Setup of quartz:
Design alu16, start of the top module:
module alu16(clk, rst, a, b, ctrl, res, R15);
	input clk, rst;
	input [15:0] a, b;
	input [3:0] ctrl;
	output reg [15:0] res;
	output reg [15:0] R15;
	wire [15:0] alu_res, alu_R15;
	wire res_we, R15_we;
	ALU u_alu(.a(a), .b(b), .ctrl(ctrl), .res(alu_res), .R15(alu_R15), .res_we(res_we), .R15_we(R15_we));
	always @(posedge clk, negedge rst) begin
		if (~rst) begin
			res <= 16'h0000;
			R15 <= 16'h0000;
		end
		else begin
			if (res_we)
				res <= alu_res;
			if (R15_we)
				R15 <= alu_R15;
		end
	end
endmodule
Size in the first run: roughly 2900 cells after synthesis, roughly 32 flip-flops, roughly 70 I/O pins.
clock: 25.8 ns
lec_check: 0
cap_margin: 20
cell_pad_in_sites_detail_placement: 2
cell_pad_in_sites_global_placement: 1
core_margin: 5
core_utilization: 31
cts_cluster_diameter: 359
cts_cluster_size: 78
gpl_routability_driven: 0
hold_slack_margin: 0.05
max_routing_layer: met4
min_routing_layer: met1
place_density: 0.76
setup_slack_margin: 5.0
slew_margin: 15
tns_end_percent: 50
run.sh (not shown) runs the stock make flow with config.mk's settings and CLKGATE_MAP_FILE=.
quartz terminated abnormally: global routing (5_1_grt) reported GRT-0232.
### quartz -> violet
- a deleted MAX_ROUTING_LAYER that had been met4
- a deleted CELL_PAD_IN_SITES_DETAIL_PLACEMENT that had been 2
- a change of CTS_CLUSTER_DIAMETER from 359 to 24
- a deleted GPL_ROUTABILITY_DRIVEN that had been 0
- a change of CORE_MARGIN from 5 to 2
- a deleted CELL_PAD_IN_SITES_GLOBAL_PLACEMENT that had been 1
- a change of CORE_UTILIZATION from 31 to 65
- a deleted CTS_CLUSTER_SIZE that had been 78
- a change of SLEW_MARGIN from 15 to 20
- a change of TNS_END_PERCENT from 50 to 5
- a deleted PLACE_DENSITY that had been 0.76
- a deleted MIN_ROUTING_LAYER that had been met1
- a deleted HOLD_SLACK_MARGIN that had been 0.05
- a change of the clock period (ns, I/O delays scaled along) from 25.8 to 40.0
## What came out
In violet relative to quartz, number of rows created at floorplan had gone down by more than a quarter.
violet | status: complete | timing, DRC, antenna: pass
The area of the die of violet is lower than that of quartz.
Going from quartz to violet, horizontal extent of the die down 32%, post-synth tally of flip-flops with integrated enable now sits at about the same level.

* * *

Starting RTL as in the previous note.
// alu16
module alu16(clk, rst, a, b, ctrl, res, R15);
	input clk, rst;
	input [15:0] a, b;
	input [3:0] ctrl;
	output reg [15:0] res;
	output reg [15:0] R15;
	wire [15:0] alu_res, alu_R15;
	wire res_we, R15_we;
	ALU u_alu(.a(a), .b(b), .ctrl(ctrl), .res(alu_res), .R15(alu_R15), .res_we(res_we), .R15_we(R15_we));
	always @(posedge clk, negedge rst) begin
		if (~rst) begin
			res <= 16'h0000;
			R15 <= 16'h0000;
		end
		else begin
			if (res_we)
				res <= alu_res;
			if (R15_we)
				R15 <= alu_R15;
		end
	end
endmodule
Settings: LEC_CHECK=0, CAP_MARGIN=20, CELL_PAD_IN_SITES_DETAIL_PLACEMENT=0, CELL_PAD_IN_SITES_GLOBAL_PLACEMENT=0, CORE_MARGIN=3, CORE_UTILIZATION=58, CTS_CLUSTER_DIAMETER=359, GPL_ROUTABILITY_DRIVEN=0, MAX_ROUTING_LAYER=met4, MIN_ROUTING_LAYER=met1, PLACE_DENSITY=0.76, SETUP_SLACK_MARGIN=0.3, SLEW_MARGIN=20, TNS_END_PERCENT=50; clock period 12.5 ns.
The starting point failed in global routing (5_1_grt) on GRT-0232.
Next try:
Settings changed: CELL_PAD_IN_SITES_DETAIL_PLACEMENT 0 to default, CELL_PAD_IN_SITES_GLOBAL_PLACEMENT 0 to default, CORE_MARGIN 3 to 2, CORE_UTILIZATION 58 to 65, CTS_CLUSTER_DIAMETER 359 to default, GPL_ROUTABILITY_DRIVEN 0 to default, MAX_ROUTING_LAYER met4 to default, MIN_ROUTING_LAYER met1 to default, PLACE_DENSITY 0.76 to default, SETUP_SLACK_MARGIN 0.3 to 5.0, TNS_END_PERCENT 50 to default.
Clock period 12.5 ns to 40.0 ns, I/O delays scaled along.
With this change the flow went through all stages and came out clean. Synthesized area does not change. Die size is lower by roughly a tenth. Synthesized cell count is unchanged.
Next try:
Settings changed: ABC_AREA from default to 1, CAP_MARGIN 20 to 0, CORE_UTILIZATION 65 to 69, CTS_CLUSTER_DIAMETER from default to 350, CTS_CLUSTER_SIZE from default to 15, TNS_END_PERCENT from default to 5.
=> The new run failed in global routing (5_1_grt); die area went down by 5.6%; area after synthesis is about the same; synthesized cell count went up by 17%.
Next try:
Settings changed: ABC_AREA 1 to default, CAP_MARGIN 0 to 20, CTS_CLUSTER_DIAMETER 350 to 28.
Now the flow completed without violations.
Synthesized cell count came out lower by about a fifth.
Die area barely changes.
Area after synthesis stays flat.

* * *

The RTL this note starts from:
==> flow/design.v <==
module ALU (a,b,ctrl,res,R15,res_we,R15_we);
	input signed [15:0] a,b;
	input [3:0] ctrl;
	output reg signed [15:0] res;
	output reg signed [15:0] R15;
	output reg res_we, R15_we;
	always@(*)begin
		res = 16'sd0;
		R15 = 16'sd0;
		res_we = 1'b1;
		R15_we = 1'b0;
		case(ctrl)
			3'b000: begin
						res = a + b;
					end
			3'b001: begin
						res = a - b;
					end
			3'b010: begin
						{R15,res} = a * b;
						R15_we = 1'b1;
					end
			3'b011: begin
						R15_we = 1'b1;
						if (b == 16'sd0) begin
							res = -16'sd1;
							R15 = a;
						end
						else begin
							res = a / b;
							R15 = a % b;
						end
					end
			3'b100: begin
						res = a & b;
					end
			3'b101: begin
						res = a | b;
					end
			default: begin
						res_we = 1'b0;
					end
		endcase
	end
endmodule
module alu16(clk, rst, a, b, ctrl, res, R15);
	input clk, rst;
	input [15:0] a, b;
	input [3:0] ctrl;
	output reg [15:0] res;
	output reg [15:0] R15;
	wire [15:0] alu_res, alu_R15;
	wire res_we, R15_we;
	ALU u_alu(.a(a), .b(b), .ctrl(ctrl), .res(alu_res), .R15(alu_R15), .res_we(res_we), .R15_we(R15_we));
	always @(posedge clk, negedge rst) begin
		if (~rst) begin
			res <= 16'h0000;
			R15 <= 16'h0000;
		end
		else begin
			if (res_we)
				res <= alu_res;
			if (R15_we)
				R15 <= alu_R15;
		end
	end
endmodule
clock: 40.0 ns
lec_check: 0
abc_area: 0
cap_margin: 20
core_margin: 9
core_utilization: 58
cts_cluster_diameter: 304
cts_cluster_size: 99
slew_margin: 20
tns_end_percent: 15
The first run finished clean.
Edit:
Settings changed: CORE_UTILIZATION 58 to 34, CTS_CLUSTER_SIZE 99 to 93, PLACE_DENSITY from default to 0.91.
What happened:
- The new run completed without violations
- die size went up by 64%
- utilization drops by 27 points
- worst setup slack got worse by 0.12 ns
- sequential share of layout area stays flat
- routed wire length came out higher by 0.66%
- synthesized cell count stays the same
- total power came out higher by 2.4%
- global-route usage drops by 14 points
- first-iteration DRC count grows by 31%
- final cell count grows by 9.9%
- synthesized area is unchanged
Edit:
Settings changed: ABC_AREA 0 to default, CORE_MARGIN 9 to 2, CORE_UTILIZATION 34 to 65, CTS_CLUSTER_DIAMETER 304 to 28, CTS_CLUSTER_SIZE 93 to default, PLACE_DENSITY 0.91 to default, SETUP_SLACK_MARGIN from default to 5.0, TNS_END_PERCENT 15 to default.
Effect: The changed run finished with timing, DRC and antenna clean; non-clock buffer count goes up by 176; core utilization increases by 46 points; power is higher by about a fifth; die area went down by well over a third; final area grows by roughly a tenth; synthesized cell count stays the same; wire length increases by about a fifth.
Edit:
Settings changed: ABC_AREA from default to 1, CORE_MARGIN 2 to 9, CORE_UTILIZATION 65 to 58, CTS_CLUSTER_DIAMETER 28 to 304, CTS_CLUSTER_SIZE from default to 93, SETUP_SLACK_MARGIN 5.0 to default, TNS_END_PERCENT from default to 15.
Effect: Core utilization decreases by 22 points; worst setup slack gets worse by 0.091 ns; cell count increases by a little under a tenth; routed wire length decreases by a quarter to a third; area after synthesis stays flat; cell area decreases by about a fifth.
Edit:
Settings changed: ABC_AREA 1 to 0, CTS_CLUSTER_SIZE 93 to 22, PLACE_DENSITY from default to 0.35.
Outcome:
- setup slack gets worse by 1.6 ns
- core utilization rose by 3.4 points
- clock-buffer cell count does not change
- die area hardly moves
Edit:
Settings changed: ABC_AREA 0 to default, CORE_MARGIN 9 to 2, CORE_UTILIZATION 58 to 71, CTS_CLUSTER_DIAMETER 304 to 28, CTS_CLUSTER_SIZE 22 to 15, PLACE_DENSITY 0.35 to default, PLACE_DENSITY_LB_ADDON from default to 0.27, SETUP_SLACK_MARGIN from default to 5.0, TNS_END_PERCENT 15 to default.
Outcome:
- The changed run failed in global routing (5_1_grt), error GRT-0232
- die area drops by a quarter to a third
- synthesized area does not change
- synthesized cell count stays the same

* * *

RTL: the design.v shown in full above, as it stands there.
clock: 20.8 ns
lec_check: 0
abc_area: 1
cap_margin: 20
core_margin: 2
core_utilization: 72
cts_cluster_diameter: 371
cts_cluster_size: 97
hold_slack_margin: -0.09
setup_slack_margin: 1.0
slew_margin: 20
The first run ended with an error in 3_5_place_dp.
Rerun with:
CTS_CLUSTER_DIAMETER = not set   (was 371)
CTS_CLUSTER_SIZE = 100   (was 97)
HOLD_SLACK_MARGIN = not set   (was -0.09)
PLACE_DENSITY = 0.41   (was not set)
SETUP_SLACK_MARGIN = not set   (was 1.0)
TNS_END_PERCENT = 15   (was not set)
clock period = 21.5 ns   (was 20.8 ns; I/O delays follow)
Result: The new run failed in 4_1_cts. Die size does not change. Area after synthesis is unchanged. Synthesized cell count does not change.
Rerun with:
CORE_UTILIZATION = 65   (was 72)
CTS_CLUSTER_SIZE = 97   (was 100)
PLACE_DENSITY = not set   (was 0.41)
SETUP_SLACK_MARGIN = 1.0   (was not set)
TNS_END_PERCENT = not set   (was 15)
clock period = 20.8 ns   (was 21.5 ns; I/O delays follow)
With this change the flow ended with an error in 5_1_grt, error GRT-0116.
Synthesized cell count stays the same.
Die area came out higher by about 10%.
Area after synthesis is unchanged.
Rerun with:
ABC_AREA = not set   (was 1)
CORE_UTILIZATION = 25   (was 65)
CTS_CLUSTER_SIZE = not set   (was 97)
clock period = 47.8 ns   (was 20.8 ns; I/O delays follow)
=> The new run completed without violations. Synthesized cell count is lower by about a fifth. Area after synthesis hardly moves. Die size grows to 2.6 times its value.
Rerun with:
ABC_AREA = 1   (was not set)
CORE_UTILIZATION = 57   (was 25)
GPL_TIMING_DRIVEN = 1   (was not set)
SETUP_SLACK_MARGIN = 0.99   (was 1.0)
clock period = 40.0 ns   (was 47.8 ns; I/O delays follow)
After rerunning: The changed run produced a clean layout; first-iteration DRC count rises by about 22%; hold slack is about the same; sequential power went up by about 14%.
Power figures rest on the tool's default switching activity, not on a simulated workload.
